indigo:
Design Circle_Area_Calculator, start of the top module:
module Circle_Area_Calculator(clk, rst, radius, area);
  input wire clk, rst;
  input wire [31:0] radius;
  output reg [31:0] area;
  wire [31:0] Square_radius, Result;
  parameter Pi = 32'b01000000010010010000111111010000;
  FloatMultiplier_rounding FM0(.Multiplicand(radius), .Multiplier(radius), .Result(Square_radius));
  FloatMultiplier_rounding FM1(.Multiplicand(Square_radius), .Multiplier(Pi), .Result(Result));
  always @(posedge clk) begin
	if(rst) begin
		area[31:0] <= 1'b0;
	end else begin
		area[31:0] <= Result[31:0];
	end
  end
endmodule
Settings: LEC_CHECK=0, ABC_AREA=1, CAP_MARGIN=20, CORE_MARGIN=2, CORE_UTILIZATION=64, CTS_CLUSTER_DIAMETER=197, CTS_CLUSTER_SIZE=98, SLEW_MARGIN=20, TNS_END_PERCENT=25; clock period 21.3 ns.
run.sh (not shown) runs the stock make flow with config.mk's settings and CLKGATE_MAP_FILE=.
indigo did not make it past global routing, where a tool error ended it.
### indigo -> violet
- ABC_AREA removed (was 1)
- TNS_END_PERCENT removed (was 25)
- CTS_CLUSTER_DIAMETER removed (was 197)
- CORE_UTILIZATION changed from 64 to 40
- CTS_CLUSTER_SIZE removed (was 98)
- the clock period (ns, I/O delays scaled along) changed from 21.3 to 23.3
==> comparison <==
The final report for violet shows a completed flow and a layout that fails verification, specifically negative setup slack. Per the comparison of violet with indigo, number of placement rows shows an increase of 27%; floorplan die width climbed 26%; number of buffers inserted to repair setup after CTS went down by 21. Summed standard-cell area reported by yosys: violet lower than indigo.
Inputs modified between violet and cedar:
- a change of CORE_UTILIZATION from 40 to 50
- an added TNS_END_PERCENT of 5
- a change of the clock period (ns, I/O delays scaled along) from 23.3 to 15.6
[summary]
- cedar finished every stage; the final checks, however, were not passed, the failures being negative setup slack.
- After detailed routing, violet needs more wire than cedar.
- In the metrics for cedar and violet, the one carrying the lower x dimension of the die is cedar.
- Going from violet to cedar, the post-detailed-placement half-perimeter wirelength was found to have gone up by 2.7 mm.
Input changes introduced in raven (baseline for comparison: cedar):
- clearing TNS_END_PERCENT, which used to be 5
- swapping 50 for 40 in CORE_UTILIZATION
- swapping 15.6 for 30.0 in the clock period (ns, I/O delays scaled along)
[summary]
raven: all stages complete, timing, DRC and antenna checks passed. On number of filler instances in the final layout: between raven and cedar, it ends up lower for cedar. Taking raven as 1.0, cedar lands at 1.07 on placer congestion estimate. In the reports for raven and cedar, the larger routing usage on met3 belongs to cedar. Count of clock buffers in the final design: raven vs cedar up 2. The final reports for raven and cedar show first-pass GRT wire length lower in the former. The number of setup violations in the final report of raven falls short of that of cedar by 31. cedar -> raven: final routed DRC violation total delta 0, exact match.
Here is what was changed in the inputs of yarrow compared with raven.
- putting TNS_END_PERCENT at 5 where nothing was set
- swapping 40 for 72 in CORE_UTILIZATION
- putting ABC_AREA at 0 where nothing was set
- putting CTS_CLUSTER_DIAMETER at 59 where nothing was set
- putting CTS_CLUSTER_SIZE at 15 where nothing was set
==> results <==
Summary — cell area, yarrow relative to raven: lower, by 3.8%. raven → yarrow: instance count on the critical path went down by 5, count of clock-buffer cells in the layout went down by 3, shortest period the worst path allows went up by 0.16 ns, instance area at placement went down by 4.4%, global routing usage on met3 went up by 1.9 points. Vias: yarrow more than raven. Compared to raven, the routing of yarrow uses less wire. yarrow leaves less setup margin than raven.
The inputs of quartz differ from those of yarrow as listed below.
- putting PLACE_DENSITY at 0.81 where nothing was set
- swapping 15 for 99 in CTS_CLUSTER_SIZE
- swapping 5 for 10 in TNS_END_PERCENT
- swapping 59 for 105 in CTS_CLUSTER_DIAMETER
- putting HOLD_SLACK_MARGIN at 0.28 where nothing was set
- swapping 72 for 49 in CORE_UTILIZATION
==> comparison <==
- yarrow completed end to end with timing, DRC and antenna clean.
- quartz closes out successfully: all stages finished, all timing, DRC and antenna checks passed.
- Layout overhead on the synthesized area, quartz and yarrow, lower one = quartz.
- Chip area line of the yosys report: quartz vs yarrow identical
- The post-layout net count of quartz falls short of that of yarrow by 1.2%.
- yarrow reports its endpoint of the most critical setup path as area[30]$_SDFF_PP0_ while quartz reports area[28]$_SDFF_PP0_.
- When quartz is set beside yarrow, its count of cells resized by post-cts repair turns out to be 2 smaller.
- Summary: via count, quartz better than yarrow
- Global-route usage: quartz and yarrow compared, lower one is quartz
- Summary: with yarrow as the reference, total detailed-routing wirelength in quartz moved down by a few percent.
- Compared with yarrow, quartz shows a lower final area.

---

== job 101 ==
Starting RTL as in the previous note.
==> flow/config.mk <==
export PLATFORM = sky130hd
export DESIGN_NAME = Circle_Area_Calculator
export DESIGN_NICKNAME = Circle_Area_Calculator
export VERILOG_FILES = /design/flow/design.v
export SDC_FILE = /design/flow/constraint.sdc
export NUM_CORES = 4
export LEC_CHECK = 0
export ABC_AREA = 1
export CAP_MARGIN = 10
export CORE_MARGIN = 2
export CORE_UTILIZATION = 72
export CTS_CLUSTER_DIAMETER = 341
export CTS_CLUSTER_SIZE = 37
export MAX_ROUTING_LAYER = met4
export SETUP_SLACK_MARGIN = 5.0
export SLEW_MARGIN = 20
==> flow/constraint.sdc <==
create_clock -name core_clock -period 27.6 [get_ports {clk}]
set_input_delay 5.5200 -clock core_clock [delete_from_list [all_inputs] [get_ports {clk}]]
set_output_delay 5.5200 -clock core_clock [all_outputs]
set_load 0.01 [all_outputs]
Seen in the log of job 101: GRT-0232 during 5_1_grt, after which the run never completed.
The following lists how job 102 was set up differently from job 101:
Settings: SETUP_SLACK_MARGIN removed (was 5.0); CTS_CLUSTER_SIZE changed from 37 to 52; CTS_CLUSTER_DIAMETER changed from 341 to 353; the clock period (ns, I/O delays scaled along) changed from 27.6 to 22.2.
[summary]
What ended job 102 was a tool error in 3_5_place_dp; the run never finished.
Diff job 101 -> job 102: area of the mapped netlist barely changed, number of distinct standard cells referenced by the synthesized netlist neither gained nor lost much, standard-cell row count closely matched the old numbers, number of flops mapped to enable cells by yosys level, synthesized cell count flat.
Job 102 against job 101: tally of buffers added on design ports flat, yosys cell count flat, routability congestion estimate from global placement up 0.035, share of synthesized cell area in and, or, nand and nor gates flat.
The following lists how job 103 was set up differently from job 102:
Settings: a deleted MAX_ROUTING_LAYER that had been met4; a deleted CTS_CLUSTER_DIAMETER that had been 353; a deleted CTS_CLUSTER_SIZE that had been 52; a change of CAP_MARGIN from 10 to 20; a change of CORE_UTILIZATION from 72 to 58; a change of the clock period (ns, I/O delays scaled along) from 22.2 to 24.5.
==> comparison <==
Going from job 102 to job 103, number of distinct library cells after synthesis stayed essentially flat; vertical die dimension rose by 11%; area of the mapped netlist stayed essentially flat.
[job 103] standard-cell row count rose about 12% relative to job 102
Instance count of the mapped netlist came out exactly the same in job 103 and job 102.
The layout from job 103, despite a flow that completed every stage, fails the layout checks, with the failing checks listed as negative setup slack.
From job 103 to job 102, mean instance size in the synthesized netlist did not move at all.
As far as yosys stat chip area is concerned, job 102 and job 103 perform about the same.
Diff job 102 -> job 103: horizontal die dimension went up 11%, core area increased by 25% relative to the old numbers, final weighted congestion in routability-driven placement went down 5.3%.
Looking only at die area, and setting everything else aside, the lower value of job 103 and job 102 goes to job 102.
